// cordic_dds
module cordic_dds #(
 parameter OUT_WIDTH = 16,
 parameter OUT_REGISTER_EN = 1,
 parameter FREQ_WORD_INIITIAL = 32'h6D3A06,  
 parameter PHASE_WORD_INIITIAL = 0,
 parameter K = 16'h4DBA
)(
 input                      clk,
 input                      rst_n,
 input                      cfg_vld,
 input      [31:0]          cfg_freq_word,
 input      [31:0]          cfg_phase_word,
 output reg                 sig_vld_o,
 output     [OUT_WIDTH-1:0] sin_o,
 output     [OUT_WIDTH-1:0] cos_o
    );
make LEC_CHECK=0 ABC_AREA=1 CAP_MARGIN=20 CORE_ASPECT_RATIO=0.5 CORE_MARGIN=2 CORE_UTILIZATION=67 CTS_CLUSTER_DIAMETER=196 CTS_CLUSTER_SIZE=97 PLACE_DENSITY=0.36 SETUP_SLACK_MARGIN=-0.1 SLEW_MARGIN=20 TNS_END_PERCENT=10 finish   # period 1.77 ns
run.sh (not shown) runs the stock make flow with config.mk's settings and CLKGATE_MAP_FILE=.
The first run never finished: it broke off in global routing, error GRT-0116.
Change:
ABC_AREA = default   (was 1)
CORE_ASPECT_RATIO = default   (was 0.5)
CORE_UTILIZATION = 65   (was 67)
CTS_CLUSTER_DIAMETER = default   (was 196)
CTS_CLUSTER_SIZE = default   (was 97)
PLACE_DENSITY = default   (was 0.36)
SETUP_SLACK_MARGIN = default   (was -0.1)
TNS_END_PERCENT = default   (was 10)
clock period = 2.59 ns   (was 1.77 ns; I/O delays follow)
The new run did not get past clock tree synthesis, error DPL-0033. Die size is lower by 9.4%. Synthesized area decreases by 12%. Synthesized cell count went down by 32%.
Change:
CELL_PAD_IN_SITES_GLOBAL_PLACEMENT = 0   (was default)
CORE_UTILIZATION = 70   (was 65)
GPL_TIMING_DRIVEN = 1   (was default)
SLEW_MARGIN = 5   (was 20)
TNS_END_PERCENT = 90   (was default)
clock period = 3.43 ns   (was 2.59 ns; I/O delays follow)
This time the run finished with negative setup slack left.
Synthesized area stays the same.
Die area came out lower by a little under a tenth.
Synthesized cell count is unchanged.
Change:
clock period = 3.65 ns   (was 3.43 ns; I/O delays follow)
Outcome: With this change the flow finished with timing, DRC and antenna clean; routed wire length shrinks by 6.3%; non-clock buffer count goes down by 315; final area falls by 4.6%; critical path depth came out lower by 1; clock-buffer cell count is lower by 3; setup slack improved by 0.12 ns; hold slack loses 0.30 ns; core utilization falls by 3.8 points; synthesized cell count is unchanged.
Change:
CELL_PAD_IN_SITES_GLOBAL_PLACEMENT = default   (was 0)
CORE_UTILIZATION = 61   (was 70)
GPL_TIMING_DRIVEN = default   (was 1)
SETUP_SLACK_MARGIN = 0.76   (was default)
SLEW_MARGIN = 20   (was 5)
TNS_END_PERCENT = default   (was 90)
clock period = 2.59 ns   (was 3.65 ns; I/O delays follow)
Result: The changed run failed in global routing. Synthesized cell count does not change. Area after synthesis does not change. Die area rose by 15%.
Change:
CELL_PAD_IN_SITES_GLOBAL_PLACEMENT = 0   (was default)
CORE_UTILIZATION = 67   (was 61)
GPL_TIMING_DRIVEN = 1   (was default)
SETUP_SLACK_MARGIN = 0.39   (was 0.76)
SLEW_MARGIN = 5   (was 20)
TNS_END_PERCENT = 90   (was default)
clock period = 1.65 ns   (was 2.59 ns; I/O delays follow)
What happened:
- With this change the flow stopped in clock tree synthesis on DPL-0038
- synthesized cell count stays the same
- die size is lower by a little under a tenth
- area after synthesis is unchanged

* * *

Setup of run A:
Starting RTL as in the previous note.
Settings: LEC_CHECK=0, CAP_MARGIN=20, CELL_PAD_IN_SITES_GLOBAL_PLACEMENT=0, CORE_MARGIN=2, CORE_UTILIZATION=70, CTS_CLUSTER_SIZE=50, GPL_TIMING_DRIVEN=1, SETUP_SLACK_MARGIN=-0.12, SLEW_MARGIN=5, TNS_END_PERCENT=90; clock period 1.65 ns.
What ended run A was a tool error in 4_1_cts; the run never finished.
Changes in run B relative to run A:
==> flow/config.mk <==
export PLATFORM = sky130hd
export DESIGN_NAME = cordic_dds
export DESIGN_NICKNAME = cordic_dds
export VERILOG_FILES = /design/flow/design.v
export SDC_FILE = /design/flow/constraint.sdc
export NUM_CORES = 4
export LEC_CHECK = 0
export CAP_MARGIN = 20
export CORE_MARGIN = 2
export CORE_UTILIZATION = 72
export PLACE_DENSITY = 0.66
export SLEW_MARGIN = 20
==> flow/constraint.sdc <==
create_clock -name core_clock -period 3.24 [get_ports {clk}]
set_input_delay 0.6480 -clock core_clock [delete_from_list [all_inputs] [get_ports {clk}]]
set_output_delay 0.6480 -clock core_clock [all_outputs]
set_load 0.01 [all_outputs]
Findings:
STATUS run=run B STAGES=ALL_DONE FINAL_CHECKS=FAILED CAUSE=negative setup slack
Floorplan die height, run B and run A: higher on run A
Portion of the post-synthesis area used by sequential elements came out exactly the same in run B and run A.
Run B -> run A: I/O pin count delta 0, exact match
Looking at total instance count after detailed placement across run B and run A, the one that comes out higher is run A.
~same area figure in the yosys stat output in run B and run A
Number of core rows, run B and run A: lower on run B
Re compound-cell area share of the yosys netlist: no difference whatsoever between run A and run B.
Delta (run B minus run A): die size went down by 3000 um^2, detailed placer's ending HPWL went down by about 36%, floorplan die width went down by about 1.4%, share of the core filled by cells before placement went up by 2.2 points.
The inputs of run C differ from those of run B as listed below.
==> flow/config.mk <==
export PLATFORM = sky130hd
export DESIGN_NAME = cordic_dds
export DESIGN_NICKNAME = cordic_dds
export VERILOG_FILES = /design/flow/design.v
export SDC_FILE = /design/flow/constraint.sdc
export NUM_CORES = 4
export LEC_CHECK = 0
export ABC_AREA = 1
export CAP_MARGIN = 20
export CORE_MARGIN = 2
export CORE_UTILIZATION = 63
export CTS_CLUSTER_DIAMETER = 196
export CTS_CLUSTER_SIZE = 97
export PLACE_DENSITY = 0.36
export SETUP_SLACK_MARGIN = -0.1
export SLEW_MARGIN = 20
export TNS_END_PERCENT = 10
==> flow/constraint.sdc <==
create_clock -name core_clock -period 1.77 [get_ports {clk}]
set_input_delay 0.3540 -clock core_clock [delete_from_list [all_inputs] [get_ports {clk}]]
set_output_delay 0.3540 -clock core_clock [all_outputs]
set_load 0.01 [all_outputs]
==> comparison <==
- The number of buffers added by the clock tree synthesis step of run C falls short of that of run B by 95.
- Synthesized-area fraction occupied by ao, oa, aoi and oai cells, run C and run B: larger value in run B
- Run C ends up with higher count of standard-cell rows than run B does.
- Of run C and run B, run B shows the lower floorplan net count, with run C above it.
- Relative to run B, the area of the core region measured on run C has increased by more than a quarter.
- Taking run B as the reference, in run C sequential-to-total area share from yosys stat shows a reduction of 4.2 points, chip area in the Yosys report shows an increase of 10000 um^2.
- Of the two values seen for largest family of logic cells by area, AND-OR/OR-AND gates was produced by run B and simple AND/OR/NAND/NOR gates by run C.
- Status: run C FAILED at 5_1_grt (tool error)
## Diff of input files: run D against run C
==> flow/config.mk <==
export PLATFORM = sky130hd
export DESIGN_NAME = cordic_dds
export DESIGN_NICKNAME = cordic_dds
export VERILOG_FILES = /design/flow/design.v
export SDC_FILE = /design/flow/constraint.sdc
export NUM_CORES = 4
export LEC_CHECK = 0
export CAP_MARGIN = 20
export CORE_ASPECT_RATIO = 0.54
export CORE_MARGIN = 2
export CORE_UTILIZATION = 70
export SETUP_SLACK_MARGIN = 1.07
export SLEW_MARGIN = 20
==> flow/constraint.sdc <==
create_clock -name core_clock -period 3.62 [get_ports {clk}]
set_input_delay 0.7240 -clock core_clock [delete_from_list [all_inputs] [get_ports {clk}]]
set_output_delay 0.7240 -clock core_clock [all_outputs]
set_load 0.01 [all_outputs]
Results
Diff run C -> run D: die size fell by about 20%; synthesized area fell by 12%; buffer count from post-CTS setup fixing rose by 79; count of standard-cell rows fell by 47. Run D — share of synthesized cell area in full adder, half adder and majority cells 2.1 points higher, run C as reference. Run D finished all stages; layout check result: FAIL, due to negative setup slack. | yosys synthesis chip area | lower: run D |. Number of cells in the design after placement for run D is lower than for run C.
